==> flow/design.v <==
module seven_seg(en,in,seg);
input [3:0] in;
input en;
output [7:0] seg;
reg [7:0] seg;
always@(en or in)
begin
 if (!en) seg=8'b11111111;
 else case(in)
 4'd0: seg=8'b11000000;
 4'd1: seg=8'b11111001;
 4'd2: seg=8'b10100100;
 4'd3: seg=8'b10110000;
 4'd4: seg=8'b10011001;
 4'd5: seg=8'b10010010;
 4'd6: seg=8'b10000010;
 4'd7: seg=8'b11011000;
 4'd8: seg=8'b10000000;
 4'd9: seg=8'b10010000;
 default: seg=8'b11111111;
 endcase
 end
 endmodule 
module seven_seg_dot (en,in,seg);
input [3:0] in;
input en;
output [7:0] seg;
reg [7:0] seg;
always@(en or in)
begin
 if (!en) seg=8'b11111111;
 else case(in)
 4'd0: seg=8'b01000000;
 4'd1: seg=8'b01111001;
 4'd2: seg=8'b00100100;
 4'd3: seg=8'b00110000;
 4'd4: seg=8'b00011001;
 4'd5: seg=8'b00010010;
 4'd6: seg=8'b00000010;
 4'd7: seg=8'b01011000;
 4'd8: seg=8'b00000000;
 4'd9: seg=8'b00010000;
 default: seg=8'b11111111;
 endcase
 end
 endmodule 
module bcd_8421 (clk, rst, data, unit, ten, hun, thou, ten_thou, hun_thou);
input clk, rst;
input [19:0] data;
output [3:0] unit, ten, hun, thou, ten_thou, hun_thou;
reg [5:0]  cnt_shift;
reg [43:0] data_shift;  
reg        shift_sig;
reg [3:0]  unit, ten, hun, thou, ten_thou, hun_thou;
always@(posedge clk or posedge rst)
if (rst)
cnt_shift <= 5'd0;
else if (cnt_shift == 5'd21 && shift_sig == 1'b0)
cnt_shift <= 5'd0;
else if (shift_sig == 1'b0)
cnt_shift <= cnt_shift +1'b1;
else 
cnt_shift <= cnt_shift;
always@(posedge clk or posedge rst)
if (rst)
data_shift <= 44'b0;
else if (cnt_shift == 5'd0 && shift_sig == 1'b0)
data_shift <= {24'd0, data};
else if ((cnt_shift <= 5'd20) && (shift_sig == 1'b1))
begin
data_shift[23:20] <= (data_shift[23:20] > 4'b0100)?(data_shift[23:20] + 4'b0011):(data_shift[23:20]);
data_shift[27:24] <= (data_shift[27:24] > 4'b0100)?(data_shift[27:24] + 4'b0011):(data_shift[27:24]);
data_shift[31:28] <= (data_shift[31:28] > 4'b0100)?(data_shift[31:28] + 4'b0011):(data_shift[31:28]);
data_shift[35:32] <= (data_shift[35:32] > 4'b0100)?(data_shift[35:32] + 4'b0011):(data_shift[35:32]);
data_shift[39:36] <= (data_shift[39:36] > 4'b0100)?(data_shift[39:36] + 4'b0011):(data_shift[39:36]);
data_shift[43:40] <= (data_shift[43:40] > 4'b0100)?(data_shift[43:40] + 4'b0011):(data_shift[43:40]);
end
else if ((cnt_shift <= 5'd20) && (shift_sig == 1'b0))
data_shift <= data_shift << 1;
else 
data_shift <= data_shift;
always@(posedge clk or posedge rst)
if(rst == 1'b1)
shift_sig <= 1'b1;
else 
shift_sig <= ~shift_sig;
always@(posedge clk or posedge rst)
if(rst)
begin
unit <= 4'd0;
ten  <= 4'd0;
hun  <= 4'd0;
thou <= 4'd0;
ten_thou <= 4'd0;
hun_thou <= 4'd0;
end
else if (cnt_shift == 5'd21)
begin
 unit  <= data_shift[23:20];
 ten   <= data_shift[27:24];
 hun   <= data_shift[31:28];
 thou  <= data_shift[35:32];
 ten_thou <= data_shift[39:36];
 hun_thou <= data_shift[43:40];
 end
 endmodule
module adc_3008(clk, rst, cs, mosi, sck, miso, start, seg0, seg1, seg2, seg3, seg4, seg5); 
input clk, rst;
input miso;
input start;
output reg cs;
output reg mosi, sck;
output [7:0] seg0, seg1, seg2, seg3, seg4, seg5;
reg [2:0] state;     
reg [7:0] cnt_clk;   
reg [4:0] cnt_sck;   
reg [3:0] cnt_bit;   
reg [2:0] cnt_byte; 
reg rd_sig;          
reg [10:0] data_reg; 
reg [9:0] data_out;  
reg send_data_sig;   
reg [31:0] cnt;      
reg start_sig;       
wire [3:0] unit;
wire [3:0] ten; 
wire [3:0] hun; 
wire [3:0] thou; 
wire [3:0] ten_thou;
wire [3:0] hun_thou;
wire [19:0] data_bcd;
wire [19:0] data_bcd_vol;
assign data_bcd = {10'b0, data_out};
assign data_bcd_vol = (data_bcd*20'd479)/20'd1023;
parameter [2:0] INTIAL = 3'd0,
                WAIT_START = 3'd1,
                WRITE = 3'd2,
		READ = 3'd3,
		WAIT_END = 3'd4,
		END = 3'd5;
parameter WR_IN = 11'b000001_10010;
parameter cnt_clk_max = 8'd219;
parameter cnt_max = 32'd1_999;
always@(posedge clk or posedge rst)
if (rst)
cnt <= 32'd0;
else if (cnt == cnt_max)
cnt <= 32'd0;
else if (start == 1'b1)
cnt <= cnt + 1'b1;
always@(posedge clk or posedge rst)
if (rst)
start_sig <= 1'b0;
else if (start == 1'b1 && cnt == cnt_max)  
start_sig <= 1'b1;
else 
start_sig <= 1'b0;
always@(posedge clk or posedge rst)
if (rst)
state <= INTIAL;
else 
case(state)
INTIAL: if (start_sig == 1'b1)
        state <= WAIT_START;
		  else 
		  state <= INTIAL;
WAIT_START: if (cnt_byte == 3'd0 && cnt_clk == cnt_clk_max)
            state <= WRITE;
            else 
            state <= WAIT_START;			
WRITE: if (cnt_byte == 3'd1 && cnt_clk == cnt_clk_max)
       state <= READ;
	   else 
	   state <= WRITE;
READ: if (cnt_byte == 3'd2 && cnt_clk == cnt_clk_max)
      state <= WAIT_END;
      else 
      state <= READ;	  
WAIT_END: if (cnt_byte == 3'd3 && cnt_clk == cnt_clk_max)
          state <= END;
		    else 
		    state <= WAIT_END;
END: if (cnt_byte == 3'd4 && cnt_clk == cnt_clk_max)
     state <= INTIAL;
     else 
     state <= END;
default: state <= INTIAL;
endcase
always@(posedge clk or posedge rst)
if (rst)
cnt_clk <= 8'd0;
else if (state == INTIAL)
cnt_clk <= 8'd0;
else if (cnt_clk == cnt_clk_max) 
cnt_clk <= 8'd0;
else if (state != INTIAL)
cnt_clk <= cnt_clk + 1'b1;
always@(posedge clk or posedge rst)
if (rst)
cnt_byte <= 3'd0;
else if (cnt_byte == 3'd4 && cnt_clk == cnt_clk_max)
cnt_byte <= 3'd0;
else if (cnt_clk == cnt_clk_max)
cnt_byte <= cnt_byte + 1'b1;
always@(posedge clk or posedge rst)
if (rst)
cnt_sck <= 5'd0;
else if (state == WRITE && cnt_byte == 3'd1 && cnt_sck == 5'd19)
cnt_sck <= 5'd0;
else if (state ==READ && cnt_byte == 3'd2 && cnt_sck == 5'd19)
cnt_sck <= 5'd0;
else if (state == WRITE && cnt_byte == 3'd1)
cnt_sck <= cnt_sck + 1'b1;
else if (state ==READ && cnt_byte == 3'd2)
cnt_sck <= cnt_sck + 1'b1;
else 
cnt_sck <= 1'b0;
always@(posedge clk or posedge rst)
if (rst)
sck <= 1'b0;
else if (cnt_sck == 5'd0 && cnt_byte == 3'd3)
sck <= 1'b0;
else if (cnt_sck == 5'd0 && cnt_byte == 3'd1 && cnt_bit >= 4'd5)
sck <= 1'b0;
else if (cnt_sck == 5'd10 && cnt_byte == 3'd1 && cnt_bit >= 4'd5)
sck <= 1'b1;
else if (cnt_sck == 5'd0 && cnt_byte == 3'd2)
sck <= 1'b0;
else if (cnt_sck == 5'd10 && cnt_byte == 3'd2)
sck <= 1'b1;
else 
sck <= sck;
always@(posedge clk or posedge rst)
if (rst)
cnt_bit <= 4'd0;
else if (cnt_bit == 4'd10 && cnt_sck == 5'd10)
cnt_bit <= 4'd0;
else if (cnt_sck == 5'd10)
cnt_bit <= cnt_bit + 1'b1;
always@(posedge clk or posedge rst)
if (rst)
cs <= 1'b1;
else if (start_sig == 1'b1)
cs <= 1'b0;
else if (cnt_byte == 3'd3 && cnt_clk == cnt_clk_max && state == WAIT_END)
cs <= 1'b1;
always@(posedge clk or posedge rst)
if (rst)
mosi <= 1'b0;
else if (state == WRITE && cnt_byte == 4'd1 && cnt_sck == 5'd0)
mosi <= WR_IN[10-cnt_bit];
else if (state != WRITE)
mosi <= 1'b0;
always@(posedge clk or posedge rst)
if (rst)
rd_sig <= 1'b0;
else if (state == READ && cnt_byte == 4'd2 && cnt_sck == 5'd9)
rd_sig <= 1'b1;
else 
rd_sig <= 1'b0;
always@(posedge clk or posedge rst)
if (rst)
data_reg <= 11'd0;
else if (rd_sig == 1'b1)
data_reg <= {data_reg[9:0], miso};
always@(posedge clk or posedge rst)
if (rst)
send_data_sig <= 1'b0;
else if (cnt_byte == 4'd2 && cnt_clk == cnt_clk_max)
send_data_sig <= 1'b1;
else 
send_data_sig <= 1'b0;
always@(posedge clk or posedge rst)
if (rst)
data_out <= 10'd0;
else if (send_data_sig == 1'b1)
data_out <= data_reg[9:0];
else 
data_out <= data_out;
bcd_8421 bcd_8421_inst(
.clk(clk), 
.rst(rst), 
.data(data_bcd_vol), 
.unit(unit), 
.ten(ten), 
.hun(hun), 
.thou(thou), 
.ten_thou(ten_thou), 
.hun_thou(hun_thou)
);
seven_seg s0(
.en(1'b1),
.in(unit), 
.seg(seg0));
seven_seg s1(
.en(1'b1),
.in(ten), 
.seg(seg1));
seven_seg_dot s2(
.en(1'b1),
.in(hun), 
.seg(seg2));
seven_seg s3(
.en(1'b1),
.in(thou), 
.seg(seg3));
seven_seg s4(
.en(1'b1),
.in(ten_thou), 
.seg(seg4));
seven_seg s5(
.en(1'b1),
.in(hun_thou), 
.seg(seg5));
endmodule
==> flow/run.sh <==
#!/bin/bash
# the make line also repeats each setting of config.mk as NAME=value (left out here)
make -C /OpenROAD-flow-scripts/flow DESIGN_CONFIG=/design/flow/config.mk WORK_HOME=/design/flow/orfs CLKGATE_MAP_FILE= finish
==> flow/config.mk <==
export PLATFORM = sky130hd
export DESIGN_NAME = adc_3008
export DESIGN_NICKNAME = adc_3008
export VERILOG_FILES = /design/flow/design.v
export SDC_FILE = /design/flow/constraint.sdc
export NUM_CORES = 4
export LEC_CHECK = 0
export ABC_AREA = 1
export CAP_MARGIN = 20
export CORE_MARGIN = 2
export CORE_UTILIZATION = 72
export CTS_CLUSTER_DIAMETER = 120
export CTS_CLUSTER_SIZE = 19
export SETUP_SLACK_MARGIN = 1.55
export SLEW_MARGIN = 20
==> flow/constraint.sdc <==
create_clock -name core_clock -period 9.69 [get_ports {clk}]
set_input_delay 1.9380 -clock core_clock [delete_from_list [all_inputs] [get_ports {clk}]]
set_output_delay 1.9380 -clock core_clock [all_outputs]
set_load 0.01 [all_outputs]
==> results of run 1 <==
## metal layers
metal	GRT usage, %	up-vias
met1	46.2	7121
met2	67.5	1656
met4	18.5	0
li1	-	6571
met3	5.28	655
met5	0	-
## layout make-up
type / instances / area, sq um / share of cell area (%)
inverters: 349 / 1330 / 7.66
repair buffers: 177 / 1540 / 8.85
flip-flops and latches: 156 / 3910 / 22.5
well taps: 234 / 293 / 1.68
clock inverters: 14 / 174 / 1.00
clock buffers: 18 / 439 / 2.53
multi-input cells: 1412 / 9700 / 55.8
## per-stage QoR
step	worst slack, ps	instances	power [W]
global placement	71.5	2220	0.000750
floorplan	1120	1943	0.000738
CTS	229	2312	0.00143
global route	-2360	2360	0.00149
detailed placement	-264	2220	0.000753
finish	-1820	2360	0.00145
## repair_timing
action,in CTS,in global routing
pin swaps,93,120
endpoints found under the hold margin,0,0
setup endpoints to repair,4,5
cloned,4,1
buffers inserted,56,47
gates resized,133,189
==> flow_metrics.tcl, run 1 <==
# flow metrics
set metrics [dict create \
    status "finished with violations" \
    checkFailReasons "setup timing" \
    comb_power_share_pct 4.1 \
    worst_pin_slew_ps 1410 \
    dpl_cell_area_sq_um 14700 \
    nets 2259 \
    grt_max_degree 86 \
    p_leak_nw 8.62 \
    die_h_microns 142 \
    clock-sinks 156 \
    finalCoreUtilization_pct 92.9 \
    hold_depth 1 \
    synth_async_sr_flop_share_pct 100 \
    worstReg2RegEnd "bcd_8421_inst.data_shift[0]" \
    clkPwrFrac_pct 48.9 \
    core_region_area_sq_um 18700 \
    yosys_cells 1939 \
    antenna_left 0 \
    path_common_cell "nand2_1" \
    tool_warnings 72 \
    p_int_w 0.00106 \
    synth_seq_share_pct 28.5 \
    drc 0 \
    synth.cellmix.adderShare_pct 15.1 \
    io_buffers 49 \
    startpoint "data_out[6]" \
    setup-tns-final_ps -3740 \
    crit_arrival_ps 11890 \
    rsz0062_at_grt "true" \
    grt_usage_pct 38.2 \
    path_class "reg2reg" \
    p_seq_w 0.000684 \
    dieArea_sq_um 20200 \
    most_common_cell "nand2_1" \
    reg2regPathDepth 61 \
    power_leader "clock" \
    yosys_area_sq_um 13700 \
    antenna_cells 0 \
    drt_wl_total_mm 50.6 \
    synth_warnings 4 \
    area_leaders "dfrtp_1 (28%), nand2_1 (12%), ha_1 (9.4%)" \
    reg2reg_from "data_out[6]" \
    dr.max_layer_used "met4" \
    cp_slowest_stage_delay_ps 610 \
    ff2ff_setup_slack_ps -1820 \
    hold_start "start_sig" \
    whs_endpoint "cs" \
    yosys.area.top_type "dfrtp_1" \
    cpLargestDelayFamily "simple AND/OR/NAND/NOR gates" \
    cts_tree "yes" \
    post-route-period-util_pct 119 \
    ys_types 57 \
    wl_met1_mm 16.5 \
    drt_iter0_markers 2592 \
    area_delta_synth_final_pct 26.7 \
    die_x_microns 142 \
    wl_met3_mm 6.27 \
    io_pins 55 \
    final_area_sq_um 17400 \
    vias 16003 \
    cts_buffer_depth 2 \
    irDropWorstVdd_mv 0.133 \
    ys_seq_elements 156 \
    endpoint "bcd_8421_inst.data_shift[0]" \
    hold_class "reg2reg" \
    fin_worst_skew_ps 17.4 \
    globalplace.congestion 0.958 \
    worst_slack_ps -1820 \
    path_depth 61 \
    syn_avg_cell_area_sq_um 7.08 \
    fmax_mhz 86.9 \
    p_sw_share_pct 26.8 \
    insertion_delay_ps 450 \
    layout_min_cycle_time_ps 11510 \
    wl_met2_mm 22.7 \
    grt_pass1_wl_mm 62.9 \
    xor_share_pct 3.19 \
    slew_headroom_pct 5.97 \
    powerClk_w 0.000712 \
    common_cells "nand2_1 (454), inv_1 (331), nor2_1 (160)" \
    path_max_fanout 8 \
    edf_count 0 \
    flop_cell "dfrtp_1" \
    row_count 50 \
    numCtsBuffers 17 \
    antenna_found_initial 2 \
    p_switching_w 0.000390 \
    place_hpwl_mm 24.6 \
    h-tree-depth 4 \
    ys_sh_simple_pct 30.7 \
    initial_core_util_pct 73.4 \
    startpoint_type "register" \
    cp.required_ps 10070 \
    netlist_instances 1939 \
    logic_family "simple AND/OR/NAND/NOR gates" \
    cp.buffers_inverters 6 \
    avgViaCountPerCell 6.78 \
    yosys.area_share.aoi_pct 11.9 \
    finalHoldViolCount 0 \
    p_per_area_nw_per_um2 83.7 \
    synth.area.mux_share_pct 0 \
    wl_per_cell_microns 21.4 \
    p_seq_share_pct 47.0 \
    slew_violations 0 \
    cts_hold_buffers 0 \
    worstSetupEndpointType "register" \
    cts_root_buf "clkbuf_16" \
    worst_hold_slack_ps 418 \
    comb_power_w 0.0000596 \
    globalRouteOverflowTotal 0 \
    syn_area_sq_um 13700 \
    final-setup-viol-count 3 \
    fillerInstances 722 \
    maxCapViolCount 0 \
    clk_pin_slew_ps 70 \
    yosys.area.top_type_share_pct 28.1 \
    dr.pass1.iters 12 \
    first_global_vias 13807 \
    slowest_stage "fa_1" \
]
==> inputs of run 2 (changes only) <==
Settings changed: ABC_AREA 1 to default, CELL_PAD_IN_SITES_DETAIL_PLACEMENT from default to 1, CELL_PAD_IN_SITES_GLOBAL_PLACEMENT from default to 2, CORE_ASPECT_RATIO from default to 0.59, CORE_UTILIZATION 72 to 40, CTS_CLUSTER_DIAMETER 120 to 30, CTS_CLUSTER_SIZE 19 to 97, GPL_ROUTABILITY_DRIVEN from default to 0, GPL_TIMING_DRIVEN from default to 0, HOLD_SLACK_MARGIN from default to 0.18, SETUP_SLACK_MARGIN 1.55 to default, TNS_END_PERCENT from default to 15.
Clock period 9.69 ns to 20.0 ns, I/O delays scaled along.
==> flow_metrics.tcl, run 2 <==
# flow metrics
set metrics [dict create \
    status "complete, no violations" \
    io_buffers 48 \
    path_depth 43 \
    worst_slack_ps 6650 \
    cts_buffer_depth 2 \
    fillerInstances 4036 \
    grt_max_degree 84 \
    syn_area_sq_um 13800 \
    p_int_w 0.000526 \
    tool_warnings 69 \
    common_cells "dfrtp_1 (154), nand2_1 (142), nor2_1 (138)" \
    fmax_mhz 74.9 \
    area_leaders "dfrtp_1 (28%), ha_1 (9.3%), fa_1 (5.7%)" \
    numCtsBuffers 17 \
    p_switching_w 0.000173 \
    drt_wl_total_mm 41.2 \
    logic_family "AND-OR/OR-AND gates" \
    die_h_microns 147 \
    post-cts-setup-buffers 0 \
    p_per_area_nw_per_um2 45.1 \
    drt_iter0_markers 849 \
    worstReg2RegEnd "bcd_8421_inst.data_shift[0]" \
    xor_share_pct 4.83 \
    hold_start "start_sig" \
    dieArea_sq_um 36000 \
    nets 1834 \
    antenna_left 0 \
    startpoint "data_out[2]" \
    row_count 52 \
    finalHoldViolCount 0 \
    ys_types 106 \
    cp.buffers_inverters 8 \
    cp.required_ps 20310 \
    p_seq_share_pct 47.4 \
    netlist_instances 1615 \
    yosys.area_share.aoi_pct 21.3 \
    worst_hold_slack_ps 426 \
    reg2regPathDepth 43 \
    syn_avg_cell_area_sq_um 8.54 \
    dp.cells 2128 \
    startpoint_type "register" \
    cp_slowest_stage_delay_ps 960 \
    ff2ff_setup_slack_ps 6650 \
    dpl_cell_area_sq_um 14900 \
    antenna_cells 0 \
    avgViaCountPerCell 5.69 \
    crit_arrival_ps 13650 \
    clk_pin_slew_ps 70 \
    path_common_cell "inv_1" \
    hold_depth 1 \
    whs_endpoint "cs" \
    initial_core_util_pct 40.5 \
    reg2reg_from "data_out[2]" \
    antenna_found_initial 0 \
    ys_seq_elements 156 \
    powerClk_w 0.000343 \
    first_global_vias 12302 \
    post-route-period-util_pct 66.7 \
    path_max_fanout 10 \
    slowest_stage "o311ai_0" \
    setup-tns-final_ps 0 \
    path_class "reg2reg" \
    drc 0 \
    maxCapViolCount 0 \
    synth_seq_share_pct 28.3 \
    cts_hold_buffers 0 \
    synth_warnings 4 \
    slew_headroom_pct 23.7 \
    h-tree-depth 4 \
    final_area_sq_um 15500 \
    p_sw_share_pct 24.7 \
    area_delta_synth_final_pct 12.5 \
    cts_root_buf "clkbuf_16" \
    comb_power_share_pct 3.5 \
    synth.cellmix.adderShare_pct 15.1 \
    p_leak_nw 6.83 \
    irDropWorstVdd_mv 0.0618 \
    worst_pin_slew_ps 1130 \
    ys_sh_simple_pct 20.7 \
    power_leader "clock" \
    yosys.area.top_type_share_pct 27.9 \
    yosys_cells 1615 \
    die_x_microns 246 \
    core_region_area_sq_um 34100 \
    flop_cell "dfrtp_1" \
    yosys.area.top_type "dfrtp_1" \
    grt_usage_pct 23.7 \
    p_seq_w 0.000331 \
    cpLargestDelayFamily "AND-OR/OR-AND gates" \
    globalRouteOverflowTotal 0 \
    most_common_cell "dfrtp_1" \
    dr.pass1.iters 6 \
    final-setup-viol-count 0 \
    wl_per_cell_microns 19.1 \
    synth.area.mux_share_pct 3.37 \
    vias 12294 \
    edf_count 0 \
    rsz0062_at_grt "false" \
    place_ws_ps 7070 \
    grt_pass1_wl_mm 68.3 \
    io_pins 55 \
    cts_resized 0 \
    yosys_area_sq_um 13800 \
    clkPwrFrac_pct 49.1 \
    synth_async_sr_flop_share_pct 100 \
    slew_violations 0 \
    worstSetupEndpointType "register" \
    endpoint "bcd_8421_inst.data_shift[0]" \
    insertion_delay_ps 460 \
    hold_class "reg2reg" \
    cts_tree "yes" \
    comb_power_w 0.0000247 \
    clock-sinks 156 \
    place_hpwl_mm 32.1 \
    fin_worst_skew_ps 10.2 \
    instances_no_fill 2160 \
    layout_min_cycle_time_ps 13350 \
]
## run 2: per-layer routing
layer / vias to the layer above / track usage (%) / wire [microns] / share of wire (%)
met3: 29 / 4.72 / 1960 / 4.8
met4: 0 / 3.91 / 284 / 0.69
li1: 5927 / - / - / -
met5: - / 0 / 0 / 0
met1: 6107 / 39.6 / 23400 / 57
met2: 231 / 30.4 / 15500 / 38
## run 2: final cells by class
| cell class | instances | area (sq um) | share of cell area (%) |
|---|---|---|---|
| buffer | 74 | 374 | 2.41 |
| sequential | 156 | 3910 | 25.2 |
| clock buffer | 20 | 457 | 2.94 |
| tap | 459 | 574 | 3.70 |
| inverter | 131 | 499 | 3.22 |
| multi-input combinational | 1258 | 9040 | 58.3 |
| clock inverter | 12 | 151 | 0.976 |
| timing repair buffer | 50 | 513 | 3.31 |
## run 2: per-stage QoR
stage	util [%]	power, W
floorplan	-	0.000353
global placement	43.6	0.000360
detailed placement	43.7	0.000362
CTS	45.5	0.000706
global route	45.5	0.000723
finish	45.5	0.000699
==> inputs of run 3 (changes only) <==
Settings changed: ABC_AREA from default to 1, CELL_PAD_IN_SITES_DETAIL_PLACEMENT 1 to default, CELL_PAD_IN_SITES_GLOBAL_PLACEMENT 2 to default, CORE_ASPECT_RATIO 0.59 to default, CORE_UTILIZATION 40 to 70, CTS_CLUSTER_DIAMETER 30 to 27, CTS_CLUSTER_SIZE 97 to default, GPL_ROUTABILITY_DRIVEN 0 to default, GPL_TIMING_DRIVEN 0 to 1, HOLD_SLACK_MARGIN 0.18 to default, MAX_ROUTING_LAYER from default to met4, PLACE_DENSITY_LB_ADDON from default to 0.2, SETUP_SLACK_MARGIN from default to 4.39, TNS_END_PERCENT 15 to default.
Clock period 20.0 ns to 19.5 ns, I/O delays scaled along.
==> flow_metrics.tcl, run 3 <==
# flow metrics
set metrics [dict create \
    drt_iter0_markers 751 \
    xor_share_pct 3.19 \
    ys_sh_simple_pct 30.7 \
    path_class "reg2reg" \
    reg2regPathDepth 66 \
    synth.area.mux_share_pct 0 \
    comb_power_w 0.0000287 \
    path_depth 66 \
    final-setup-viol-count 0 \
    cts_root_buf "clkbuf_16" \
    comb_power_share_pct 4.1 \
    edf_count 0 \
    dieArea_sq_um 20700 \
    place_hpwl_mm 22.9 \
    synth_async_sr_flop_share_pct 100 \
    area_leaders "dfrtp_1 (28%), nand2_1 (12%), ha_1 (9.4%)" \
    syn_avg_cell_area_sq_um 7.08 \
    p_seq_share_pct 48.2 \
    die_x_microns 144 \
    drc 0 \
    ys_seq_elements 156 \
    cts_buffer_depth 2 \
    cp.required_ps 19830 \
    yosys_area_sq_um 13700 \
    worst_pin_slew_ps 820 \
    finalCoreUtilization_pct 77.8 \
    yosys.area_share.aoi_pct 11.9 \
    fillerInstances 1442 \
    yosys.area.top_type_share_pct 28.1 \
    hold_depth 1 \
    most_common_cell "nand2_1" \
    slew_headroom_pct 45.4 \
    layout_min_cycle_time_ps 10540 \
    yosys.area.top_type "dfrtp_1" \
    slew_violations 0 \
    io_buffers 49 \
    clock-sinks 156 \
    globalRouteOverflowTotal 0 \
    initial_core_util_pct 71.0 \
    cts_hold_buffers 0 \
    die_h_microns 144 \
    whs_endpoint "cs" \
    dp.cells 2233 \
    worst_hold_slack_ps 384 \
    crit_arrival_ps 10870 \
    p_seq_w 0.000339 \
    clk_pin_slew_ps 60 \
    antenna_found_initial 0 \
    finalHoldViolCount 0 \
    grt_max_degree 92 \
    p_switching_w 0.000172 \
    syn_area_sq_um 13700 \
    tool_warnings 67 \
    power_w 0.000705 \
    cp.buffers_inverters 6 \
    powerClk_w 0.000337 \
    cpLargestDelayFamily "simple AND/OR/NAND/NOR gates" \
    dr.pass1.iters 7 \
    cts_tree "yes" \
    p_per_area_nw_per_um2 46.8 \
    synth_seq_share_pct 28.5 \
    rsz0062_at_grt "false" \
    path_max_fanout 20 \
    endpoint "bcd_8421_inst.data_shift[0]" \
    p_leak_nw 7.65 \
    logic_family "simple AND/OR/NAND/NOR gates" \
    ff2ff_setup_slack_ps 8960 \
    yosys_cells 1939 \
    synth.cellmix.adderShare_pct 15.1 \
    antenna_left 0 \
    drt_wl_total_mm 30.7 \
    instances_no_fill 2265 \
    p_sw_share_pct 24.3 \
    avgViaCountPerCell 5.55 \
    grt_usage_pct 31.4 \
    area_delta_synth_final_pct 9.65 \
    startpoint_type "register" \
    nets 2133 \
    first_global_vias 11746 \
    hold_start "start_sig" \
    clkPwrFrac_pct 47.8 \
    worstReg2RegEnd "bcd_8421_inst.data_shift[0]" \
    globalplace.congestion 1.05 \
    grt_pass1_wl_mm 51.8 \
    vias 12565 \
    common_cells "nand2_1 (454), inv_1 (331), nor2_1 (160)" \
    p_int_w 0.000533 \
    fmax_mhz 94.8 \
    post-route-period-util_pct 54.1 \
    h-tree-depth 4 \
    post-cts-setup-buffers 0 \
    irDropWorstVdd_mv 0.0659 \
    cts_resized 0 \
    path_common_cell "nand2_1" \
    row_count 51 \
    power_leader "registers" \
    fin_worst_skew_ps 8.15 \
    worstSetupEndpointType "register" \
    cp_slowest_stage_delay_ps 570 \
    startpoint "data_out[4]" \
    slowest_stage "fa_1" \
    wl_per_cell_microns 13.5 \
    core_region_area_sq_um 19300 \
    maxCapViolCount 0 \
    insertion_delay_ps 440 \
    numCtsBuffers 17 \
    synth_warnings 4 \
    netlist_instances 1939 \
    antenna_cells 0 \
    setup-tns-final_ps 0 \
    flop_cell "dfrtp_1" \
    ys_types 57 \
    io_pins 55 \
    hold_class "reg2reg" \
    status "complete, no violations" \
    reg2reg_from "data_out[4]" \
]
run 3: cell type report:
class                           count  area (sq um)  share of cell area (%)
Timing Repair Buffer               55           536                    3.56
Sequential cell                   156          3910                    26.0
Clock inverter                     13           158                    1.05
Tap cell                          265           332                    2.20
Multi-Input combinational cell   1408          8370                    55.6
Clock buffer                       19           433                    2.88
Inverter                          349          1320                    8.75
run 3: stage by stage:
| step | setup WS, ps | area, sq um |
|---|---|---|
| after global routing | 7980 | 15100 |
| after CTS | 9000 | 15100 |
| after global placement | 9360 | 14500 |
| after detailed placement | 9030 | 14500 |
| after floorplan | 10720 | 13700 |
| final | 8960 | 15100 |
run 3: layer usage:
layer,GRT usage (%),part of all wire [%],vias to the layer above
li1,-,-,6301
met1,39.7,44,5829
met2,52.6,49,365
met3,3.48,4.4,70
met4,11.9,2.4,0
met5,-,0,-
==> inputs of run 4 (changes only) <==
Settings changed: ABC_AREA 1 to default, CAP_MARGIN 20 to 0, CELL_PAD_IN_SITES_DETAIL_PLACEMENT from default to 0, CELL_PAD_IN_SITES_GLOBAL_PLACEMENT from default to 2, CORE_ASPECT_RATIO from default to 1.85, CORE_UTILIZATION 70 to 31, CTS_CLUSTER_DIAMETER 27 to default, CTS_CLUSTER_SIZE from default to 10, GPL_TIMING_DRIVEN 1 to default, MAX_ROUTING_LAYER met4 to met5, PLACE_DENSITY_LB_ADDON 0.2 to 0.15, SETUP_SLACK_MARGIN 4.39 to default, SLEW_MARGIN 20 to 35, TNS_END_PERCENT from default to 95.
Clock period 19.5 ns to 16.0 ns, I/O delays scaled along.
==> flow_metrics.tcl, run 4 <==
# flow metrics
set metrics [dict create \
    post-cts-setup-buffers 0 \
    slowest_stage "o311ai_0" \
    place_hpwl_mm 31.6 \
    p_switching_w 0.000225 \
    insertion_delay_ps 450 \
    slew_headroom_pct 42.1 \
    antenna_found_initial 0 \
    fmax_mhz 80.1 \
    path_max_fanout 11 \
    p_per_area_nw_per_um2 56.0 \
    p_leak_nw 6.68 \
    antenna_left 0 \
    core_region_area_sq_um 44100 \
    yosys.area.top_type_share_pct 27.9 \
    drc 0 \
    io_buffers 49 \
    ys_sh_simple_pct 20.7 \
    grt_usage_pct 17.6 \
    netlist_instances 1615 \
    dr.pass1.iters 5 \
    finalCoreUtilization_pct 34.8 \
    syn_area_sq_um 13800 \
    slew_violations 0 \
    row_count 105 \
    startpoint_type "register" \
    area_leaders "dfrtp_1 (28%), ha_1 (9.3%), fa_1 (5.7%)" \
    globalplace.congestion 0.837 \
    post-route-period-util_pct 78.0 \
    cts_resized 0 \
    fin_worst_skew_ps 12.3 \
    finalHoldViolCount 0 \
    cts_tree "yes" \
    p_sw_share_pct 26.1 \
    area_delta_synth_final_pct 11.4 \
    worstSetupEndpointType "register" \
    dieArea_sq_um 46300 \
    p_int_w 0.000636 \
    cp_slowest_stage_delay_ps 750 \
    nets 1769 \
    crit_arrival_ps 12860 \
    drt_iter0_markers 417 \
    synth_seq_share_pct 28.3 \
    vias 11766 \
    setup-tns-final_ps 0 \
    synth.cellmix.adderShare_pct 15.1 \
    path_class "reg2reg" \
    ys_types 106 \
    cp.buffers_inverters 5 \
    drt_wl_total_mm 39.9 \
    flop_cell "dfrtp_1" \
    xor_share_pct 4.83 \
    initial_core_util_pct 31.2 \
    ys_seq_elements 156 \
    yosys_area_sq_um 13800 \
    reg2reg_from "data_out[2]" \
    startpoint "data_out[2]" \
    antenna_cells 0 \
    yosys_cells 1615 \
    powerClk_w 0.000420 \
    cp.required_ps 16370 \
    power_leader "clock" \
    synth.area.mux_share_pct 3.37 \
    status "complete, no violations" \
    cpLargestDelayFamily "AND-OR/OR-AND gates" \
    edf_count 0 \
    logic_family "AND-OR/OR-AND gates" \
    cts_hold_buffers 0 \
    ff2ff_setup_slack_ps 3510 \
    worstReg2RegEnd "bcd_8421_inst.data_shift[0]" \
    synth_warnings 4 \
    h-tree-depth 4 \
    cts_buffer_depth 2 \
    grt_pass1_wl_mm 65.0 \
    whs_endpoint "cs" \
    tool_warnings 69 \
    syn_avg_cell_area_sq_um 8.54 \
    comb_power_w 0.0000277 \
    avgViaCountPerCell 5.29 \
    dp.cells 2191 \
    clkPwrFrac_pct 48.8 \
    io_pins 55 \
    maxCapViolCount 0 \
    yosys.area.top_type "dfrtp_1" \
    p_seq_share_pct 48.0 \
    synth_async_sr_flop_share_pct 100 \
    first_global_vias 12211 \
    instances_no_fill 2224 \
    grt_max_degree 105 \
    path_common_cell "inv_1" \
    p_seq_w 0.000413 \
    die_x_microns 159 \
    clk_pin_slew_ps 70 \
    die_h_microns 291 \
    cts_root_buf "clkbuf_16" \
    hold_start "start_sig" \
    wl_per_cell_microns 18.0 \
    yosys.area_share.aoi_pct 21.3 \
    endpoint "bcd_8421_inst.data_shift[0]" \
    irDropWorstVdd_mv 0.0646 \
    globalRouteOverflowTotal 0 \
    common_cells "dfrtp_1 (154), nand2_1 (142), nor2_1 (138)" \
    clock-sinks 156 \
    power_w 0.000861 \
    layout_min_cycle_time_ps 12490 \
    numCtsBuffers 17 \
    final-setup-viol-count 0 \
    dpl_cell_area_sq_um 14700 \
    hold_class "reg2reg" \
    worst_pin_slew_ps 866 \
    most_common_cell "dfrtp_1" \
    hold_depth 1 \
    final_area_sq_um 15400 \
    comb_power_share_pct 3.2 \
    reg2regPathDepth 41 \
    path_depth 41 \
    rsz0062_at_grt "false" \
]
[run 4: layout make-up]
class / instances / area, sq um
Clock buffer: 17 / 425
Clock inverter: 15 / 180
Fill cell: 4659 / 28800
Inverter: 131 / 499
Multi-Input combinational cell: 1258 / 9050
Sequential cell: 156 / 3910
Tap cell: 588 / 736
Timing Repair Buffer: 59 / 563
[run 4: metal layers]
metal / track usage, % / vias up / wire (microns) / part of all wire, %
met5: 0 / - / 0 / 0
met4: 8.49 / 0 / 1650 / 4.1
met3: 1.65 / 82 / 640 / 1.6
met2: 36.5 / 180 / 23300 / 58
met1: 16.7 / 5713 / 14400 / 36
li1: - / 5791 / - / -
[run 4: per-stage QoR]
stage | hold WS [ps] | worst slack (ps)
after global placement | 462 | 3720
after floorplan | 361 | 5190
after CTS | 457 | 3560
after global routing | 468 | 2350
final | 441 | 3510
after detailed placement | 433 | 3620
==> inputs of run 5 (changes only) <==
Settings changed: CAP_MARGIN 0 to 5, CORE_ASPECT_RATIO 1.85 to 0.55, CORE_UTILIZATION 31 to 60, CTS_CLUSTER_DIAMETER from default to 341, CTS_CLUSTER_SIZE 10 to 68, GPL_ROUTABILITY_DRIVEN from default to 0, GPL_TIMING_DRIVEN from default to 0, HOLD_SLACK_MARGIN from default to 0.18, MAX_ROUTING_LAYER met5 to default, PLACE_DENSITY_LB_ADDON 0.15 to default, SLEW_MARGIN 35 to 20, TNS_END_PERCENT 95 to 15.
Clock period 16.0 ns to 13.0 ns, I/O delays scaled along.
==> flow_metrics.tcl, run 5 <==
# implementation run metrics
set metrics [dict create \
    synth.cellmix.adderShare_pct 15.1 \
    yosys.area.top_type "dfrtp_1" \
    ys_sh_simple_pct 20.7 \
    initial_core_util_pct 60.7 \
    synth.area.mux_share_pct 3.37 \
    error_message "[ERROR GPL-0301] Utilization 109.181 % exceeds 100%." \
    syn_avg_cell_area_sq_um 8.54 \
    flop_cell "dfrtp_1" \
    die_h_microns 116 \
    logic_family "AND-OR/OR-AND gates" \
    area_leaders "dfrtp_1 (28%), ha_1 (9.3%), fa_1 (5.7%)" \
    ys_seq_elements 156 \
    dieArea_sq_um 24300 \
    ys_types 106 \
    haltStage "global placement without I/O (3_1_place_gp_skip_io)" \
    yosys_area_sq_um 13800 \
    most_common_cell "dfrtp_1" \
    core_region_area_sq_um 22700 \
    yosys.area_share.aoi_pct 21.3 \
    row_count 41 \
    syn_area_sq_um 13800 \
    xor_share_pct 4.83 \
    yosys.area.top_type_share_pct 27.9 \
    edf_count 0 \
    synth_async_sr_flop_share_pct 100 \
    yosys_cells 1615 \
    common_cells "dfrtp_1 (154), nand2_1 (142), nor2_1 (138)" \
    status "did not finish" \
    synth_seq_share_pct 28.3 \
    die_x_microns 208 \
    synth_warnings 4 \
    netlist_instances 1615 \
]
==> inputs of run 6 (changes only) <==
Settings changed: CAP_MARGIN 5 to 20, CELL_PAD_IN_SITES_DETAIL_PLACEMENT 0 to default, CELL_PAD_IN_SITES_GLOBAL_PLACEMENT 2 to default, CORE_ASPECT_RATIO 0.55 to 1.92, CORE_MARGIN 2 to 8, CORE_UTILIZATION 60 to 40, CTS_CLUSTER_DIAMETER 341 to 115, CTS_CLUSTER_SIZE 68 to default, GPL_TIMING_DRIVEN 0 to default, HOLD_SLACK_MARGIN 0.18 to -0.04, MIN_ROUTING_LAYER from default to met2, PLACE_DENSITY_LB_ADDON from default to 0.08, SETUP_SLACK_MARGIN from default to 1.69, SLEW_MARGIN 20 to 25, TNS_END_PERCENT 15 to default.
Clock period 13.0 ns to 13.7 ns, I/O delays scaled along.
==> flow_metrics.tcl, run 6 <==
# flow metrics
set metrics [dict create \
    insertion_delay_ps 430 \
    wl_per_cell_microns 19.2 \
    ff2ff_setup_slack_ps 2170 \
    globalRouteOverflowTotal 0 \
    first_global_vias 17717 \
    p_int_w 0.000748 \
    core_region_area_sq_um 34100 \
    clock-sinks 156 \
    flop_cell "dfrtp_1" \
    syn_area_sq_um 13800 \
    crit_arrival_ps 11890 \
    io_buffers 49 \
    instances_no_fill 2116 \
    initial_core_util_pct 40.4 \
    whs_endpoint "cs" \
    reg2regPathDepth 42 \
    drc 2 \
    cts_hold_buffers 0 \
    worst_slack_ps 2170 \
    row_count 94 \
    grt_max_degree 59 \
    worstSetupEndpointType "register" \
    clk_pin_slew_ps 70 \
    cts_buffer_depth 2 \
    cpLargestDelayFamily "simple AND/OR/NAND/NOR gates" \
    xor_share_pct 4.83 \
    p_leak_nw 7.04 \
    irDropWorstVdd_mv 0.0854 \
    io_pins 55 \
    tool_warnings 67 \
    vias 17004 \
    ys_seq_elements 156 \
    dieArea_sq_um 41000 \
    path_depth 42 \
    ys_types 106 \
    cp.buffers_inverters 6 \
    logic_family "AND-OR/OR-AND gates" \
    reg2reg_from "data_out[0]" \
    comb_power_share_pct 3.3 \
    avgViaCountPerCell 8.04 \
    hold_class "reg2reg" \
    hold_start "start_sig" \
    finalCoreUtilization_pct 46.9 \
    netlist_instances 1615 \
    status "finished with violations" \
    p_switching_w 0.000248 \
    nets 1817 \
    slew_headroom_pct 45.3 \
    path_class "reg2reg" \
    cts_tree "yes" \
    cp_slowest_stage_delay_ps 620 \
    cts_root_buf "clkbuf_16" \
    powerClk_w 0.000480 \
    drt_wl_total_mm 40.7 \
    comb_power_w 0.0000333 \
    syn_avg_cell_area_sq_um 8.54 \
    startpoint "data_out[0]" \
    finalHoldViolCount 0 \
    synth.area.mux_share_pct 3.37 \
    layout_min_cycle_time_ps 11530 \
    grt_usage_pct 29.5 \
    p_sw_share_pct 24.9 \
    dr.pass1.iters 56 \
    slew_violations 0 \
    yosys.area.top_type_share_pct 27.9 \
    die_x_microns 150 \
    cp.required_ps 14050 \
    synth_async_sr_flop_share_pct 100 \
    hold_depth 1 \
    antenna_found_initial 0 \
    p_seq_share_pct 48.5 \
    checkFailReasons "DRC" \
    area_leaders "dfrtp_1 (28%), ha_1 (9.3%), fa_1 (5.7%)" \
    place_ws_ps 1300 \
    fmax_mhz 86.7 \
    p_seq_w 0.000483 \
    antenna_left 0 \
    startpoint_type "register" \
    yosys.area.top_type "dfrtp_1" \
    h-tree-depth 4 \
    setup-tns-final_ps 0 \
    rsz0062_at_grt "false" \
    most_common_cell "dfrtp_1" \
    path_max_fanout 8 \
    ys_sh_simple_pct 20.7 \
    clkPwrFrac_pct 48.2 \
    dp.cells 2036 \
    synth_warnings 4 \
    p_per_area_nw_per_um2 62.3 \
    yosys_cells 1615 \
    synth_seq_share_pct 28.3 \
    post-route-period-util_pct 84.2 \
    antenna_cells 0 \
    place_hpwl_mm 29.7 \
    worstReg2RegEnd "bcd_8421_inst.data_shift[0]" \
    die_h_microns 273 \
    common_cells "dfrtp_1 (154), nand2_1 (142), nor2_1 (138)" \
    slowest_stage "or4_4" \
    power_leader "registers" \
    synth.cellmix.adderShare_pct 15.1 \
    yosys_area_sq_um 13800 \
    path_common_cell "inv_1" \
    fin_worst_skew_ps 10.6 \
    drt_iter0_markers 3324 \
    yosys.area_share.aoi_pct 21.3 \
    maxCapViolCount 0 \
    edf_count 0 \
    area_delta_synth_final_pct 15.9 \
    worst_pin_slew_ps 818 \
    grt_pass1_wl_mm 63.8 \
    endpoint "bcd_8421_inst.data_shift[0]" \
    numCtsBuffers 17 \
    final-setup-viol-count 0 \
]
run 6: area by class of cell:
cell class                 count  area (sq um)
fill                        3380         18100
multi-input combinational   1260          9540
sequential                   156          3910
timing repair buffer         105           911
tap                          432           541
inverter                     131           497
clock buffer                  19           443
clock inverter                13           155
run 6: routing by layer:
layer	vias up	GRT usage (%)	wire [microns]
met5	-	0.624	20
met4	2	8.99	4500
met3	561	29.2	11900
met2	4447	41.7	24300
met1	6151	-	0
li1	5843	-	-
run 6: metrics by stage:
stage,total power (W),area (sq um),hold slack (ps)
floorplan,0.000516,13800,361
global placement,0.000525,14500,380
detailed placement,0.000526,14500,379
CTS,0.00101,15200,389
global route,0.00104,16000,413
finish,0.000996,16000,393
run 6: repair_timing:
| item | CTS | global route |
|---|---|---|
| setup buffers | 3 | 43 |
| hold endpoints to repair | 0 | 0 |
| pin swaps | 2 | 25 |
| cloned | 0 | 2 |
| setup endpoints to repair | 2 | 2 |
| resized | 16 | 80 |
==> inputs of run 7 (changes only) <==
Settings changed: ABC_AREA from default to 1, CORE_ASPECT_RATIO 1.92 to 1.05, CORE_MARGIN 8 to 2, CORE_UTILIZATION 40 to 72, CTS_CLUSTER_DIAMETER 115 to 80, CTS_CLUSTER_SIZE from default to 72, GPL_ROUTABILITY_DRIVEN 0 to default, HOLD_SLACK_MARGIN -0.04 to default, MIN_ROUTING_LAYER met2 to default, PLACE_DENSITY_LB_ADDON 0.08 to default, SETUP_SLACK_MARGIN 1.69 to default, SLEW_MARGIN 25 to 20.
Clock period 13.7 ns to 9.32 ns, I/O delays scaled along.
==> flow_metrics.tcl, run 7 <==
# flow metrics
set metrics [dict create \
    hold_class "reg2reg" \
    most_common_cell "nand2_1" \
    path_depth 66 \
    yosys_cells 1939 \
    synth.area.mux_share_pct 0 \
    insertion_delay_ps 440 \
    slowest_stage "fa_1" \
    io_pins 55 \
    logic_family "simple AND/OR/NAND/NOR gates" \
    yosys.area.top_type_share_pct 28.1 \
    maxCapViolCount 0 \
    h-tree-depth 4 \
    numCtsBuffers 17 \
    setup-tns-final_ps -1300 \
    dr.max_layer_used "met4" \
    area_delta_synth_final_pct 24.8 \
    tool_warnings 72 \
    cts_root_buf "clkbuf_16" \
    path_class "reg2reg" \
    area_leaders "dfrtp_1 (28%), nand2_1 (12%), ha_1 (9.4%)" \
    dr.pass1.iters 9 \
    clock-sinks 156 \
    final-setup-viol-count 2 \
    worst_slack_ps -763 \
    layout_min_cycle_time_ps 10080 \
    p_leak_nw 8.65 \
    ys_types 57 \
    hold_depth 1 \
    avgViaCountPerCell 6.19 \
    vias 14848 \
    die_h_microns 145 \
    grt_max_degree 103 \
    irDropWorstVdd_mv 0.149 \
    rsz0062_at_grt "true" \
    endpoint "bcd_8421_inst.data_shift[0]" \
    comb_power_share_pct 4.2 \
    yosys.area.top_type "dfrtp_1" \
    first_global_vias 14036 \
    path_max_fanout 8 \
    reg2reg_from "data_out[5]" \
    worstReg2RegEnd "bcd_8421_inst.data_shift[0]" \
    p_sw_share_pct 24.8 \
    worst_pin_slew_ps 919 \
    post-route-period-util_pct 108 \
    place_ws_ps -415 \
    row_count 51 \
    syn_avg_cell_area_sq_um 7.08 \
    globalplace.congestion 0.918 \
    whs_endpoint "cs" \
    p_per_area_nw_per_um2 86.3 \
    cp.required_ps 9650 \
    yosys.area_share.aoi_pct 11.9 \
    die_x_microns 139 \
    p_int_w 0.00111 \
    p_seq_w 0.000711 \
    globalRouteOverflowTotal 0 \
    comb_power_w 0.0000627 \
    fmax_mhz 99.2 \
    netlist_instances 1939 \
    dieArea_sq_um 20200 \
    slew_violations 0 \
    clkPwrFrac_pct 47.6 \
    io_buffers 49 \
    cpLargestDelayFamily "simple AND/OR/NAND/NOR gates" \
    hold_start "start_sig" \
    wl_per_cell_microns 17.6 \
    ys_seq_elements 156 \
    flop_cell "dfrtp_1" \
    checkFailReasons "setup timing" \
    drt_iter0_markers 1787 \
    drc 0 \
    common_cells "nand2_1 (454), inv_1 (331), nor2_1 (160)" \
    wl_met3_mm 3.43 \
    power_leader "registers" \
    startpoint_type "register" \
    wl_met2_mm 20.5 \
    powerClk_w 0.000703 \
    cts_tree "yes" \
    worstSetupEndpointType "register" \
    crit_arrival_ps 10410 \
    antenna_found_initial 0 \
    cts_buffer_depth 2 \
    drt_wl_total_mm 42.2 \
    nets 2292 \
    initial_core_util_pct 73.7 \
    p_seq_share_pct 48.1 \
    grt_pass1_wl_mm 63.7 \
    yosys_area_sq_um 13700 \
    synth_async_sr_flop_share_pct 100 \
    ys_sh_simple_pct 30.7 \
    cp.buffers_inverters 10 \
    edf_count 0 \
    path_common_cell "nand2_1" \
    instances_no_fill 2397 \
    dp.cells 2321 \
    clk_pin_slew_ps 70 \
    status "finished with violations" \
    cts_hold_buffers 0 \
    finalHoldViolCount 0 \
    syn_area_sq_um 13700 \
    antenna_left 0 \
    grt_usage_pct 37.5 \
    ff2ff_setup_slack_ps -760 \
    p_switching_w 0.000367 \
    place_hpwl_mm 25.1 \
    synth_warnings 4 \
    core_region_area_sq_um 18600 \
    cp_slowest_stage_delay_ps 570 \
    wl_met1_mm 15.5 \
    startpoint "data_out[5]" \
    synth_seq_share_pct 28.5 \
    synth.cellmix.adderShare_pct 15.1 \
    fin_worst_skew_ps 12.6 \
    reg2regPathDepth 66 \
    slew_headroom_pct 38.7 \
    antenna_cells 0 \
    xor_share_pct 3.19 \
]
[run 7: through the flow]
stage                     power [W]  hold slack (ps)  area, sq um  util, %
after floorplan            0.000768              365        13700        -
final                       0.00148              391        17100     91.9
after global routing        0.00152              401        17100     91.9
after detailed placement   0.000784              381        15300     82.2
after CTS                   0.00147              393        16400     88.2
after global placement     0.000779              372        15300     82.2
[run 7: layout make-up]
class,instances,area [sq um]
multi-input combinational,1412,9260
tap,238,298
fill,784,1510
inverter,349,1330
clock inverter,12,126
sequential,156,3910
clock buffer,20,467
timing repair buffer,210,1740
[run 7: what timing repair did]
action,CTS,global route
setup endpoints to repair,2,3
gates resized,88,138
pin swaps,51,83
cloned,5,0
setup buffers,19,20
[run 7: layer usage]
layer  up-vias  GRT usage (%)
met4         0           17.4
met2      1008           66.1
met5         -              0
li1       6625              -
met3       310           6.09
met1      6905           45.1
==> inputs of run 8 (changes only) <==
Settings changed: ABC_AREA 1 to default, CORE_ASPECT_RATIO 1.05 to default, CORE_UTILIZATION 72 to 67, CTS_CLUSTER_DIAMETER 80 to default, CTS_CLUSTER_SIZE 72 to 15, SETUP_SLACK_MARGIN from default to 3.74.
Clock period 9.32 ns to 14.6 ns, I/O delays scaled along.
==> flow_metrics.tcl, run 8 <==
# flow metrics
set metrics [dict create \
    cts_buffer_depth 2 \
    layout_min_cycle_time_ps 10840 \
    final_area_sq_um 16500 \
    final-setup-viol-count 0 \
    setup-tns-final_ps 0 \
    p_int_w 0.000712 \
    area_leaders "dfrtp_1 (28%), ha_1 (9.3%), fa_1 (5.7%)" \
    area_delta_synth_final_pct 19.9 \
    h-tree-depth 4 \
    io_buffers 49 \
    slew_headroom_pct 31.6 \
    fmax_mhz 92.2 \
    finalHoldViolCount 0 \
    hold_start "start_sig" \
    endpoint "bcd_8421_inst.data_shift[0]" \
    startpoint "data_out[4]" \
    yosys_cells 1615 \
    die_x_microns 147 \
    clkPwrFrac_pct 48.8 \
    power_w 0.000946 \
    syn_area_sq_um 13800 \
    reg2reg_from "data_out[4]" \
    cp.required_ps 14900 \
    startpoint_type "register" \
    cts_hold_buffers 0 \
    common_cells "dfrtp_1 (154), nand2_1 (142), nor2_1 (138)" \
    numCtsBuffers 17 \
    whs_endpoint "cs" \
    antenna_left 0 \
    antenna_cells 0 \
    worstReg2RegEnd "bcd_8421_inst.data_shift[0]" \
    globalRouteOverflowTotal 0 \
    cts_tree "yes" \
    reg2regPathDepth 44 \
    vias 12796 \
    initial_core_util_pct 68.2 \
    most_common_cell "dfrtp_1" \
    ff2ff_setup_slack_ps 3760 \
    grt_max_degree 80 \
    edf_count 0 \
    cts_root_buf "clkbuf_16" \
    drt_wl_total_mm 36.2 \
    synth_warnings 4 \
    p_switching_w 0.000233 \
    yosys.area_share.aoi_pct 21.3 \
    place_hpwl_mm 23.2 \
    clk_pin_slew_ps 70 \
    p_sw_share_pct 24.7 \
    p_leak_nw 7.20 \
    ys_sh_simple_pct 20.7 \
    power_leader "clock" \
    rsz0062_at_grt "true" \
    wl_per_cell_microns 18.3 \
    tool_warnings 70 \
    core_region_area_sq_um 20200 \
    drt_iter0_markers 976 \
    cp_slowest_stage_delay_ps 590 \
    crit_arrival_ps 11150 \
    worst_pin_slew_ps 1020 \
    fin_worst_skew_ps 14.2 \
    drc 0 \
    comb_power_w 0.0000311 \
    dr.pass1.iters 6 \
    ys_types 106 \
    die_h_microns 147 \
    globalplace.congestion 0.948 \
    antenna_found_initial 0 \
    insertion_delay_ps 430 \
    synth_async_sr_flop_share_pct 100 \
    grt_pass1_wl_mm 56.8 \
    worstSetupEndpointType "register" \
    flop_cell "dfrtp_1" \
    synth.cellmix.adderShare_pct 15.1 \
    row_count 52 \
    p_seq_share_pct 47.9 \
    synth.area.mux_share_pct 3.37 \
    irDropWorstVdd_mv 0.0951 \
    maxCapViolCount 0 \
    clock-sinks 156 \
    ys_seq_elements 156 \
    path_depth 44 \
    p_seq_w 0.000453 \
    first_global_vias 11813 \
    slowest_stage "or4_4" \
    nets 1848 \
    status "complete, no violations" \
    powerClk_w 0.000461 \
    comb_power_share_pct 3.3 \
    path_max_fanout 6 \
    slew_violations 0 \
    xor_share_pct 4.83 \
    dieArea_sq_um 21800 \
    cpLargestDelayFamily "AND-OR/OR-AND gates" \
    path_class "reg2reg" \
    netlist_instances 1615 \
    yosys.area.top_type_share_pct 27.9 \
    hold_depth 1 \
    synth_seq_share_pct 28.3 \
    syn_avg_cell_area_sq_um 8.54 \
    yosys_area_sq_um 13800 \
    avgViaCountPerCell 6.45 \
    dpl_cell_area_sq_um 14300 \
    fillerInstances 1236 \
    post-route-period-util_pct 74.3 \
    p_per_area_nw_per_um2 57.2 \
    logic_family "AND-OR/OR-AND gates" \
    yosys.area.top_type "dfrtp_1" \
    grt_usage_pct 31.4 \
    path_common_cell "inv_2" \
    hold_class "reg2reg" \
    cp.buffers_inverters 8 \
    io_pins 55 \
]
## run 8: through the flow
stage                     hold slack, ps  worst slack [ps]  utilization [%]  instances
final                                399              3760             81.7       1985
after global routing                 413              3480             81.7       1985
after CTS                            403              3760             77.4       1939
after detailed placement             404              2430             70.7       1868
after global placement               399              2810             70.7       1868
after floorplan                      361              3790                -       1619
## run 8: what timing repair did
action                     in CTS  in global routing
resized                        93                114
buffers inserted               39                 45
pin swaps                      32                 85
setup endpoints to repair       2                  2
cloned                          0                  1
## run 8: layer usage
layer  routed length (microns)  up-vias  track usage [%]  share of wire [%]
met5                         0        -                0                  0
met4                       817        0             8.61                2.3
met3                      2070      103             4.44                5.7
met2                     17900      521             51.3                 49
met1                     15400     6216             44.3                 43
li1                          -     5956                -                  -
## run 8: cell type report
class	count	area, sq um	share of cell area, %
Multi-Input combinational cell	1259	10000	60.5
Sequential cell	156	3920	23.7
Timing Repair Buffer	137	1180	7.16
Inverter	131	497	3.00
Clock buffer	18	429	2.60
Tap cell	270	338	2.04
Clock inverter	14	176	1.07
==> inputs of run 9 (changes only) <==
Settings changed: ABC_AREA from default to 1, CORE_ASPECT_RATIO from default to 0.5, CORE_UTILIZATION 67 to 55, CTS_CLUSTER_DIAMETER from default to 233, CTS_CLUSTER_SIZE 15 to 93, HOLD_SLACK_MARGIN from default to -0.1, PLACE_DENSITY from default to 0.38, SETUP_SLACK_MARGIN 3.74 to 3.86, TNS_END_PERCENT from default to 15.
Clock period 14.6 ns to 20.0 ns, I/O delays scaled along.
==> flow_metrics.tcl, run 9 <==
# flow metrics
set metrics [dict create \
    h-tree-depth 4 \
    slew_headroom_pct 34.7 \
    cp_slowest_stage_delay_ps 540 \
    antenna_found_initial 0 \
    cts_root_buf "clkbuf_16" \
    p_switching_w 0.000165 \
    hold_class "reg2reg" \
    startpoint "data_out[2]" \
    dpl_cell_area_sq_um 14600 \
    maxCapViolCount 0 \
    slew_violations 0 \
    wl_met2_mm 13.9 \
    area_leaders "dfrtp_1 (28%), nand2_1 (12%), ha_1 (9.4%)" \
    p_seq_w 0.000331 \
    first_global_vias 11560 \
    yosys.area.top_type "dfrtp_1" \
    tool_warnings 69 \
    core_region_area_sq_um 24300 \
    clkPwrFrac_pct 45.8 \
    antenna_cells 0 \
    antenna_left 0 \
    globalplace.congestion 0.882 \
    crit_arrival_ps 10780 \
    path_common_cell "nand2_1" \
    place_hpwl_mm 23.2 \
    dieArea_sq_um 26300 \
    path_max_fanout 20 \
    cts_hold_buffers 0 \
    ys_types 57 \
    power_leader "registers" \
    finalHoldViolCount 0 \
    yosys_cells 1939 \
    post-route-period-util_pct 52.2 \
    rsz0062_at_grt "false" \
    final-setup-viol-count 0 \
    numCtsBuffers 17 \
    yosys_area_sq_um 13700 \
    area_delta_synth_final_pct 10.0 \
    cts_buffer_depth 2 \
    common_cells "nand2_1 (454), inv_1 (331), nor2_1 (160)" \
    syn_avg_cell_area_sq_um 7.08 \
    hold_start "start_sig" \
    insertion_delay_ps 450 \
    cpLargestDelayFamily "simple AND/OR/NAND/NOR gates" \
    p_leak_nw 7.63 \
    layout_min_cycle_time_ps 10440 \
    yosys.area.top_type_share_pct 28.1 \
    io_pins 55 \
    setup-tns-final_ps 0 \
    grt_pass1_wl_mm 51.8 \
    syn_area_sq_um 13700 \
    worst_slack_ps 9560 \
    vias 12095 \
    flop_cell "dfrtp_1" \
    cts_tree "yes" \
    wl_met1_mm 14.1 \
    wl_per_cell_microns 12.6 \
    cp.required_ps 20340 \
    worst_pin_slew_ps 980 \
    comb_power_share_pct 4.1 \
    io_buffers 49 \
    yosys.area_share.aoi_pct 11.9 \
    drt_wl_total_mm 29.5 \
    synth_async_sr_flop_share_pct 100 \
    worstSetupEndpointType "register" \
    dr.pass1.iters 6 \
    reg2reg_from "data_out[2]" \
    wl_met3_mm 1.08 \
    die_h_microns 116 \
    grt_max_degree 83 \
    clk_pin_slew_ps 60 \
    edf_count 0 \
    place_ws_ps 9610 \
    endpoint "bcd_8421_inst.data_shift[0]" \
    synth_seq_share_pct 28.5 \
    p_int_w 0.000496 \
    post-cts-setup-buffers 0 \
    drc 0 \
    xor_share_pct 3.19 \
    ys_seq_elements 156 \
    avgViaCountPerCell 5.18 \
    path_class "reg2reg" \
    grt_usage_pct 23.9 \
    comb_power_w 0.0000272 \
    netlist_instances 1939 \
    worstReg2RegEnd "bcd_8421_inst.data_shift[0]" \
    path_depth 66 \
    p_sw_share_pct 25.0 \
    ys_sh_simple_pct 30.7 \
    fin_worst_skew_ps 10.8 \
    row_count 40 \
    cp.buffers_inverters 7 \
    synth.area.mux_share_pct 0 \
    drt_iter0_markers 800 \
    powerClk_w 0.000303 \
    startpoint_type "register" \
    p_per_area_nw_per_um2 43.8 \
    fmax_mhz 95.8 \
    final_area_sq_um 15100 \
    logic_family "simple AND/OR/NAND/NOR gates" \
    ff2ff_setup_slack_ps 9560 \
    finalCoreUtilization_pct 62.2 \
    irDropWorstVdd_mv 0.0449 \
    p_seq_share_pct 50.1 \
    most_common_cell "nand2_1" \
    initial_core_util_pct 56.6 \
    whs_endpoint "cs" \
    reg2regPathDepth 66 \
    nets 2133 \
    synth_warnings 4 \
    globalRouteOverflowTotal 0 \
    dr.max_layer_used "met4" \
    hold_depth 1 \
    synth.cellmix.adderShare_pct 15.1 \
    status "complete, no violations" \
    clock-sinks 156 \
    slowest_stage "fa_1" \
    cts_resized 0 \
    die_x_microns 227 \
]
run 9: layout make-up:
cell class / instances / area, sq um
tap: 336 / 420
inverter: 349 / 1320
timing repair buffer: 55 / 536
clock inverter: 14 / 111
fill: 2242 / 9170
clock buffer: 18 / 439
multi-input combinational: 1408 / 8370
sequential: 156 / 3910
run 9: metal layers:
metal / up-vias / GRT usage [%]
met2: 204 / 41.5
met1: 5572 / 30.9
met3: 36 / 4.56
met5: - / 0
li1: 6283 / -
met4: 0 / 6.67
run 9: metrics by stage:
step | instances | total power [W] | hold slack (ps)
after floorplan | 1943 | 0.000358 | 365
after global placement | 2304 | 0.000363 | 387
after detailed placement | 2304 | 0.000365 | 381
after CTS | 2336 | 0.000670 | 397
after global routing | 2336 | 0.000689 | 423
final | 2336 | 0.000662 | 397
==> inputs of run 10 (changes only) <==
Settings changed: CORE_ASPECT_RATIO 0.5 to default, CORE_UTILIZATION 55 to 72, CTS_CLUSTER_DIAMETER 233 to 71, CTS_CLUSTER_SIZE 93 to 19, HOLD_SLACK_MARGIN -0.1 to default, PLACE_DENSITY 0.38 to default, PLACE_DENSITY_LB_ADDON from default to 0.28, SETUP_SLACK_MARGIN 3.86 to 1.77, TNS_END_PERCENT 15 to default.
Clock period 20.0 ns to 7.0 ns, I/O delays scaled along.
==> flow_metrics.tcl, run 10 <==
# implementation run metrics
set metrics [dict create \
    status "did not finish" \
    haltStage "global routing (5_1_grt)" \
    error_message "[ERROR GRT-0232] Routing congestion too high. Check the congestion heatmap in the GUI." \
    cts_root_buf "clkbuf_16" \
    row_count 50 \
    area_leaders "dfrtp_1 (28%), nand2_1 (12%), ha_1 (9.4%)" \
    io_buffers 49 \
    synth.area.mux_share_pct 0 \
    yosys.area.top_type_share_pct 28.1 \
    die_h_microns 142 \
    place_hpwl_mm 28.8 \
    numCtsBuffers 17 \
    xor_share_pct 3.19 \
    grt_usage_pct 76.0 \
    synth.cellmix.adderShare_pct 15.1 \
    edf_count 0 \
    io_pins 55 \
    logic_family "simple AND/OR/NAND/NOR gates" \
    ys_seq_elements 156 \
    common_cells "nand2_1 (454), inv_1 (331), nor2_1 (160)" \
    cts_hold_buffers 0 \
    h-tree-depth 4 \
    yosys.area.top_type "dfrtp_1" \
    dpl_cell_area_sq_um 16200 \
    yosys.area_share.aoi_pct 11.9 \
    core_region_area_sq_um 18700 \
    yosys_area_sq_um 13700 \
    dieArea_sq_um 20200 \
    most_common_cell "nand2_1" \
    ys_sh_simple_pct 30.7 \
    synth_warnings 4 \
    dp.cells 2399 \
    synth_seq_share_pct 28.5 \
    syn_area_sq_um 13700 \
    cts_buffer_depth 2 \
    yosys_cells 1939 \
    flop_cell "dfrtp_1" \
    globalplace.congestion 0.931 \
    syn_avg_cell_area_sq_um 7.08 \
    clock-sinks 156 \
    initial_core_util_pct 73.4 \
    ys_types 57 \
    die_x_microns 142 \
    synth_async_sr_flop_share_pct 100 \
    netlist_instances 1939 \
    globalRouteOverflowTotal 98 \
]
-- run 10: through the flow --
step                setup TNS, ps  worst slack [ps]
global placement            -6610             -2100
floorplan                   -3500             -1460
CTS                         -7650             -2280
detailed placement          -8620             -2500
-- run 10: timing repair --
item                       in CTS
setup endpoints to repair       8
gates resized                  51
buffers inserted               24
pin swaps                      37
cloned                          3
-- run 10: metal layers --
layer | track usage (%) | GRT overflow
met5 | 11.0 | 0
met3 | 58.3 | 0
met1 | 74.2 | 0
met2 | 94.7 | 46
met4 | 83.1 | 52
==> inputs of run 11 (changes only) <==
Settings changed: ABC_AREA 1 to default, CORE_UTILIZATION 72 to 40, CTS_CLUSTER_DIAMETER 71 to default, CTS_CLUSTER_SIZE 19 to default, PLACE_DENSITY_LB_ADDON 0.28 to default, SETUP_SLACK_MARGIN 1.77 to default.
Clock period 7.0 ns to 8.12 ns, I/O delays scaled along.
==> flow_metrics.tcl, run 11 <==
# flow metrics
set metrics [dict create \
    vias 13068 \
    die_h_microns 190 \
    p_leak_nw 8.40 \
    antenna_left 0 \
    powerClk_w 0.000787 \
    cp.buffers_inverters 18 \
    edf_count 0 \
    yosys.area_share.aoi_pct 21.3 \
    antenna_cells 0 \
    area_leaders "dfrtp_1 (28%), ha_1 (9.3%), fa_1 (5.7%)" \
    met3_usage_pct 2.32 \
    cpLargestDelayFamily "simple AND/OR/NAND/NOR gates" \
    status "finished with violations" \
    ys_seq_elements 156 \
    cts_tree "yes" \
    xor_share_pct 4.83 \
    endpoint "bcd_8421_inst.data_shift[0]" \
    numCtsBuffers 17 \
    hold_class "reg2reg" \
    p_seq_share_pct 49.2 \
    checkFailReasons "setup timing" \
    fmax_mhz 96.7 \
    p_switching_w 0.000407 \
    globalplace.congestion 0.887 \
    p_seq_w 0.000815 \
    dieArea_sq_um 36000 \
    grt_max_degree 100 \
    p_per_area_nw_per_um2 88.7 \
    irDropWorstVdd_mv 0.120 \
    grt_use_met1_pct 28.1 \
    power_w 0.00166 \
    common_cells "dfrtp_1 (154), nand2_1 (142), nor2_1 (138)" \
    post-route-period-util_pct 127 \
    cp.required_ps 8430 \
    slew_headroom_pct 31.1 \
    clk_pin_slew_ps 70 \
    busiest_layer "met2" \
    slowest_stage "fa_2" \
    flop_cell "dfrtp_1" \
    path_class "reg2reg" \
    io_buffers 49 \
    final-setup-viol-count 3 \
    tool_warnings 70 \
    syn_area_sq_um 13800 \
    final_area_sq_um 18700 \
    worst_pin_slew_ps 1030 \
    ff2ff_setup_slack_ps -2220 \
    synth.area.mux_share_pct 3.37 \
    yosys_cells 1615 \
    finalHoldViolCount 0 \
    row_count 68 \
    path_max_fanout 6 \
    globalRouteOverflowTotal 0 \
    avgViaCountPerCell 5.36 \
    slew_violations 0 \
    h-tree-depth 4 \
    synth.cellmix.adderShare_pct 15.1 \
    worstReg2RegEnd "bcd_8421_inst.data_shift[0]" \
    initial_core_util_pct 40.2 \
    synth_seq_share_pct 28.3 \
    dpl_cell_area_sq_um 16900 \
    wl_per_cell_microns 14.7 \
    worstSetupEndpointType "register" \
    dr.pass1.iters 5 \
    io_pins 55 \
    logic_family "AND-OR/OR-AND gates" \
    drc 0 \
    antenna_found_initial 0 \
    grt_pass1_wl_mm 60.3 \
    path_common_cell "buf_4" \
    hold_start "start_sig" \
    yosys.area.top_type "dfrtp_1" \
    whs_endpoint "cs" \
    core_region_area_sq_um 34300 \
    cts_buffer_depth 2 \
    netlist_instances 1615 \
    startpoint_type "register" \
    fin_worst_skew_ps 11.3 \
    area_delta_synth_final_pct 35.4 \
    synth_warnings 4 \
    crit_arrival_ps 10650 \
    worst_slack_ps -2220 \
    reg2reg_from "data_out[4]" \
    cts_hold_buffers 0 \
    yosys.area.top_type_share_pct 27.9 \
    drt_wl_total_mm 35.8 \
    syn_avg_cell_area_sq_um 8.54 \
    insertion_delay_ps 430 \
    nets 2115 \
    comb_power_share_pct 3.3 \
    layout_min_cycle_time_ps 10340 \
    clkPwrFrac_pct 47.5 \
    grt_use_met2_pct 32.4 \
    cts_root_buf "clkbuf_16" \
    cp_slowest_stage_delay_ps 570 \
    comb_power_w 0.0000544 \
    hold_depth 1 \
    ys_sh_simple_pct 20.7 \
    power_leader "registers" \
    die_x_microns 190 \
    clock-sinks 156 \
    ys_types 106 \
    rsz0062_at_grt "true" \
    synth_async_sr_flop_share_pct 100 \
    p_sw_share_pct 24.6 \
    drt_iter0_markers 924 \
    p_int_w 0.00125 \
    first_global_vias 12631 \
    most_common_cell "dfrtp_1" \
    path_depth 47 \
    grt_usage_pct 19.8 \
    startpoint "data_out[4]" \
    reg2regPathDepth 47 \
    worst_hold_slack_ps 386 \
    place_hpwl_mm 26.6 \
    maxCapViolCount 0 \
    yosys_area_sq_um 13800 \
]
## run 11: timing repair
item                       CTS  global route
setup buffers               40            16
hold endpoints to repair     0             0
pin swaps                   70            33
setup endpoints to repair    4             4
gates resized              117            48
gates cloned                 3             0
## run 11: metal layers
layer  up-vias  part of all wire (%)
met4         0                   1.4
met3        39                   3.2
met2       270                    47
met5         -                     0
met1      6267                    48
li1       6492                     -
## run 11: per-stage QoR
| stage | util, % | cells | setup TNS, ps | worst slack [ps] |
|---|---|---|---|---|
| after floorplan | - | 1619 | -4580 | -2300 |
| after global placement | 49.2 | 2346 | -5200 | -2360 |
| after detailed placement | 49.2 | 2346 | -5820 | -2580 |
| after CTS | 53.5 | 2421 | -4210 | -2050 |
| after global routing | 54.4 | 2437 | -5960 | -2610 |
| final | 54.4 | 2437 | -4590 | -2220 |
## run 11: layout make-up
cell class	count	area (sq um)
fill	3059	15600
multi-input combinational	1260	9890
sequential	156	3910
timing repair buffer	403	3220
tap	455	569
inverter	131	497
clock buffer	18	429
clock inverter	14	148
Power figures rest on the tool's default switching activity, not on a simulated workload.
